==> inputs of garnet <==
## systolic_array
module systolic_array #(
  parameter integer ARRAY_N               = 4,
  parameter integer ARRAY_M               = 2,
  parameter integer PMAX                  = 8,
  parameter integer PMIN                  = 2,
  parameter integer ACT_WIDTH             = ARRAY_N * PMAX * (PMAX/PMIN),
  parameter integer WGT_WIDTH             = ARRAY_M * ARRAY_N * PMAX * (PMAX/PMIN),
  parameter integer ACCUMULATOR_WIDTH     = 4 * PMAX,
  parameter integer OUT_WIDTH             = ARRAY_M * ACCUMULATOR_WIDTH,
  parameter integer MODE_WIDTH            = $clog2(PMAX/PMIN) * 2
) (
  input  wire                               clk,
  input  wire                               reset,
  input  wire                               out_valid,
  input  wire                               acc_clear,
  input  wire        [ ACT_WIDTH  -1 : 0 ]  activation_in,
  input  wire        [ WGT_WIDTH  -1 : 0 ]  weight_in,
  input  wire        [ MODE_WIDTH -1 : 0 ]  mode,
  output wire        [ OUT_WIDTH  -1 : 0 ]  activation_out,
  output wire                               activation_valid
);
make LEC_CHECK=0 CAP_MARGIN=20 CORE_MARGIN=2 CORE_UTILIZATION=72 CTS_CLUSTER_SIZE=36 SETUP_SLACK_MARGIN=1.05 SLEW_MARGIN=20 finish   # period 10.6 ns
run.sh (not shown) runs the stock make flow with config.mk's settings and CLKGATE_MAP_FILE=.
==> tundra: changes against garnet <==
--- a/flow/config.mk
+++ b/flow/config.mk
@@ -8,6 +8,7 @@
 export CAP_MARGIN = 20
 export CORE_MARGIN = 2
-export CORE_UTILIZATION = 72
-export CTS_CLUSTER_SIZE = 36
-export SETUP_SLACK_MARGIN = 1.05
+export CORE_UTILIZATION = 40
+export GPL_ROUTABILITY_DRIVEN = 0
+export HOLD_SLACK_MARGIN = 0.26
 export SLEW_MARGIN = 20
+export TNS_END_PERCENT = 70
==> flow/constraint.sdc (replaced) <==
create_clock -name core_clock -period 11.0 [get_ports {clk}]
set_input_delay 2.2000 -clock core_clock [delete_from_list [all_inputs] [get_ports {clk}]]
set_output_delay 2.2000 -clock core_clock [all_outputs]
set_load 0.01 [all_outputs]
==> zinc: changes against garnet <==
--- a/flow/config.mk
+++ b/flow/config.mk
@@ -8,6 +8,4 @@
 export CAP_MARGIN = 20
 export CORE_MARGIN = 2
-export CORE_UTILIZATION = 72
-export CTS_CLUSTER_SIZE = 36
-export SETUP_SLACK_MARGIN = 1.05
+export CORE_UTILIZATION = 62
 export SLEW_MARGIN = 20
==> flow/constraint.sdc (replaced) <==
create_clock -name core_clock -period 9.12 [get_ports {clk}]
set_input_delay 1.8240 -clock core_clock [delete_from_list [all_inputs] [get_ports {clk}]]
set_output_delay 1.8240 -clock core_clock [all_outputs]
set_load 0.01 [all_outputs]
==> results <==
zinc completed and failed the layout checks on negative setup slack. tundra completed without violations. garnet did not get past global routing. Flip-flop count is the same in zinc and tundra. Of zinc and tundra, zinc has the higher non-clock buffer count (gap 1156). Between tundra and garnet, the lower die size is in garnet (gap 79%, measured against garnet). Against zinc, the clock-buffer cell count of tundra is higher by 11. Of tundra and zinc, zinc has the higher design area (gap 12%, measured against zinc). Final cell count: tundra is lower than zinc (1.5%). Between tundra and zinc, the lower first-iteration DRC count is in tundra (gap 30%, measured against zinc). Between zinc and tundra, the lower via count is in tundra (gap 15%, measured against tundra).
==> figures <==
Dpl cell area: tundra 97930 um^2; garnet 99070 um^2; zinc 105000 um^2
Min-delay worst type: tundra flip-flop to flip-flop; garnet -; zinc flip-flop to flip-flop
Summed negative setup slack over all endpoints: tundra 0 ps; garnet -; zinc -23260 ps
Run status: tundra no timing/DRC/antenna violations; garnet aborted with a tool error; zinc finished with violations
Stage where the flow stopped: tundra -; garnet global routing; zinc -
Violated checks: tundra -; garnet -; zinc negative setup slack
Delay contributed by the slowest stage of the critical path: tundra 550 ps; garnet -; zinc 750 ps
Core outline area: tundra 204600 um^2; garnet 113000 um^2; zinc 131600 um^2
Number of inserted filler cells in the final layout: tundra 19290; garnet -; zinc 6884
Area of all sequential standard cells: tundra 8383 um^2; garnet -; zinc 8383 um^2
End-of-flow core utilization: tundra 49.01%; garnet -; zinc 87.03%
Multi-input gates: tundra 7276; garnet -; zinc 7276
Worst skew pair latency: tundra 750 ps; garnet -; zinc 710 ps
Hold-critical path endpoint: tundra out_valid_delay2.out_reg; garnet -; zinc out_valid_delay2.out_reg
Clock Network Area Fraction: tundra 1.924%; garnet -; zinc 1.607%
Tap Cells: tundra 2688; garnet -; zinc 1755
Number of placed cells counting well taps: tundra 13730; garnet 12770; zinc 13720
Final design area excluding fillers: tundra 100300 um^2; garnet -; zinc 114600 um^2
Worst Setup Start Kind: tundra primary input; garnet -; zinc primary input

* * *

==> inputs of v21 <==
Starting RTL as in the previous note.
make LEC_CHECK=0 CAP_MARGIN=0 CORE_MARGIN=2 CORE_UTILIZATION=70 CTS_CLUSTER_SIZE=33 SLEW_MARGIN=20 finish   # period 9.73 ns
==> v5: changes against v21 <==
--- a/flow/config.mk
+++ b/flow/config.mk
@@ -7,6 +7,6 @@
 export LEC_CHECK = 0
-export CAP_MARGIN = 0
+export CAP_MARGIN = 20
 export CORE_MARGIN = 2
-export CORE_UTILIZATION = 70
-export CTS_CLUSTER_SIZE = 33
+export CORE_UTILIZATION = 58
+export SETUP_SLACK_MARGIN = 2.0
 export SLEW_MARGIN = 20
==> flow/constraint.sdc (replaced) <==
create_clock -name core_clock -period 7.98 [get_ports {clk}]
set_input_delay 1.5960 -clock core_clock [delete_from_list [all_inputs] [get_ports {clk}]]
set_output_delay 1.5960 -clock core_clock [all_outputs]
set_load 0.01 [all_outputs]
==> v9: changes against v21 <==
--- a/flow/config.mk
+++ b/flow/config.mk
@@ -7,6 +7,5 @@
 export LEC_CHECK = 0
-export CAP_MARGIN = 0
+export CAP_MARGIN = 20
 export CORE_MARGIN = 2
-export CORE_UTILIZATION = 70
-export CTS_CLUSTER_SIZE = 33
+export CORE_UTILIZATION = 58
 export SLEW_MARGIN = 20
==> flow/constraint.sdc (replaced) <==
create_clock -name core_clock -period 8.61 [get_ports {clk}]
set_input_delay 1.7220 -clock core_clock [delete_from_list [all_inputs] [get_ports {clk}]]
set_output_delay 1.7220 -clock core_clock [all_outputs]
set_load 0.01 [all_outputs]
==> v24: changes against v21 <==
--- a/flow/config.mk
+++ b/flow/config.mk
@@ -7,6 +7,9 @@
 export LEC_CHECK = 0
-export CAP_MARGIN = 0
+export CAP_MARGIN = 15
 export CORE_MARGIN = 2
-export CORE_UTILIZATION = 70
-export CTS_CLUSTER_SIZE = 33
+export CORE_UTILIZATION = 23
+export GPL_ROUTABILITY_DRIVEN = 0
+export HOLD_SLACK_MARGIN = 0.26
+export PLACE_DENSITY_LB_ADDON = 0.09
 export SLEW_MARGIN = 20
+export TNS_END_PERCENT = 70
==> flow/constraint.sdc (replaced) <==
create_clock -name core_clock -period 11.0 [get_ports {clk}]
set_input_delay 2.2000 -clock core_clock [delete_from_list [all_inputs] [get_ports {clk}]]
set_output_delay 2.2000 -clock core_clock [all_outputs]
set_load 0.01 [all_outputs]
==> results <==
                                                           v5      v24                        v21               v9
Final max-slew violation count                              0        0                          -                0
Number of instances on the worst hold path                  0        0                          -                0
Run status                                    failed layout checks  no timing/DRC/antenna violations  aborted with a tool error  failed layout checks
Last stage reached                                          -        -             global routing                -
Violated checks                                  setup timing        -                          -     setup timing
Clock tree from TritonCTS                               built    built                          -            built
First-iteration detailed-routing DRC count              7,400    3,411                          -            5,167
Crit path buf inv count                                     7        8                          -               10
Layout net count                                       15,084   14,296                          -           14,974
Number of signal-net buffers in the layout              2,931    2,138                          -            2,824
Post-route insts no fill                               14,439   16,508                          -           14,327
Inverter count                                          1,895    1,895                          -            1,895
Drt pass-1 iters                                            9        6                          -                6

* * *

==> inputs of harbor <==
Starting RTL as in the previous note.
export LEC_CHECK = 0
export ABC_AREA = 1
export CAP_MARGIN = 20
export CORE_MARGIN = 2
export CORE_UTILIZATION = 72
export PLACE_DENSITY = 0.38
export SETUP_SLACK_MARGIN = 0.89
export SLEW_MARGIN = 20
export TNS_END_PERCENT = 5
create_clock -name core_clock -period 4.82 [get_ports {clk}]
==> juniper (differences from harbor) <==
==> flow/config.mk (replaced) <==
export PLATFORM = sky130hd
export DESIGN_NAME = systolic_array
export DESIGN_NICKNAME = systolic_array
export VERILOG_FILES = /design/flow/design.v
export SDC_FILE = /design/flow/constraint.sdc
export NUM_CORES = 4
export LEC_CHECK = 0
export CAP_MARGIN = 0
export CORE_MARGIN = 2
export CORE_UTILIZATION = 67
export CTS_CLUSTER_SIZE = 33
export SLEW_MARGIN = 20
==> flow/constraint.sdc (replaced) <==
create_clock -name core_clock -period 9.02 [get_ports {clk}]
set_input_delay 1.8040 -clock core_clock [delete_from_list [all_inputs] [get_ports {clk}]]
set_output_delay 1.8040 -clock core_clock [all_outputs]
set_load 0.01 [all_outputs]
==> indigo (differences from harbor) <==
==> flow/config.mk (replaced) <==
export PLATFORM = sky130hd
export DESIGN_NAME = systolic_array
export DESIGN_NICKNAME = systolic_array
export VERILOG_FILES = /design/flow/design.v
export SDC_FILE = /design/flow/constraint.sdc
export NUM_CORES = 4
export LEC_CHECK = 0
export CAP_MARGIN = 20
export CORE_ASPECT_RATIO = 0.64
export CORE_MARGIN = 2
export CORE_UTILIZATION = 60
export CTS_CLUSTER_SIZE = 61
export MAX_ROUTING_LAYER = met4
export PLACE_DENSITY_LB_ADDON = 0.02
export SETUP_SLACK_MARGIN = 0.37
export SLEW_MARGIN = 35
export TNS_END_PERCENT = 5
==> flow/constraint.sdc (replaced) <==
create_clock -name core_clock -period 6.04 [get_ports {clk}]
set_input_delay 1.2080 -clock core_clock [delete_from_list [all_inputs] [get_ports {clk}]]
set_output_delay 1.2080 -clock core_clock [all_outputs]
set_load 0.01 [all_outputs]
==> results <==
- harbor aborted during clock tree synthesis. indigo finished but failed the layout checks on setup timing. juniper did not get past global routing with GRT-0116.
- In synthesized cell count, juniper and indigo do not differ.
- Of harbor and indigo, harbor has the higher synthesized area (gap about 4%, measured against indigo).
- Die area, lowest first: harbor, juniper, indigo.
==> figures <==
quantity	juniper	harbor	indigo
Run status	aborted with a tool error	aborted with a tool error	finished with violations
Last stage reached	global routing	clock tree synthesis	-
Layout check failures	-	-	setup timing
Initial Util	67.6%	72.6%	60.6%
Clock net sink count	335	-	335
Cell area after synthesis	82200 sq um	85600 sq um	82200 sq um
Share of the synthesized area in the top cell type	28.1%	27.0%	28.1%
Gate Count Post-Synth	9743	11400	9743
Total cell area at the placement stage	105000 sq um	110000 sq um	106000 sq um
Cell chosen for the clock root	clkbuf_16	-	clkbuf_16
Post-Place Cells	13600	15600	14000
Chip area	126000 sq um	122000 sq um	140000 sq um
Setup Buffers After CTS	199	-	89
Unique masters post-synth	68	59	68
Num CTS Buffers	49	-	43
Maximum count of clock buffers along a single path	3	-	3
Post-Synthesis Mean Instance Area	8.44 sq um	7.51 sq um	8.44 sq um
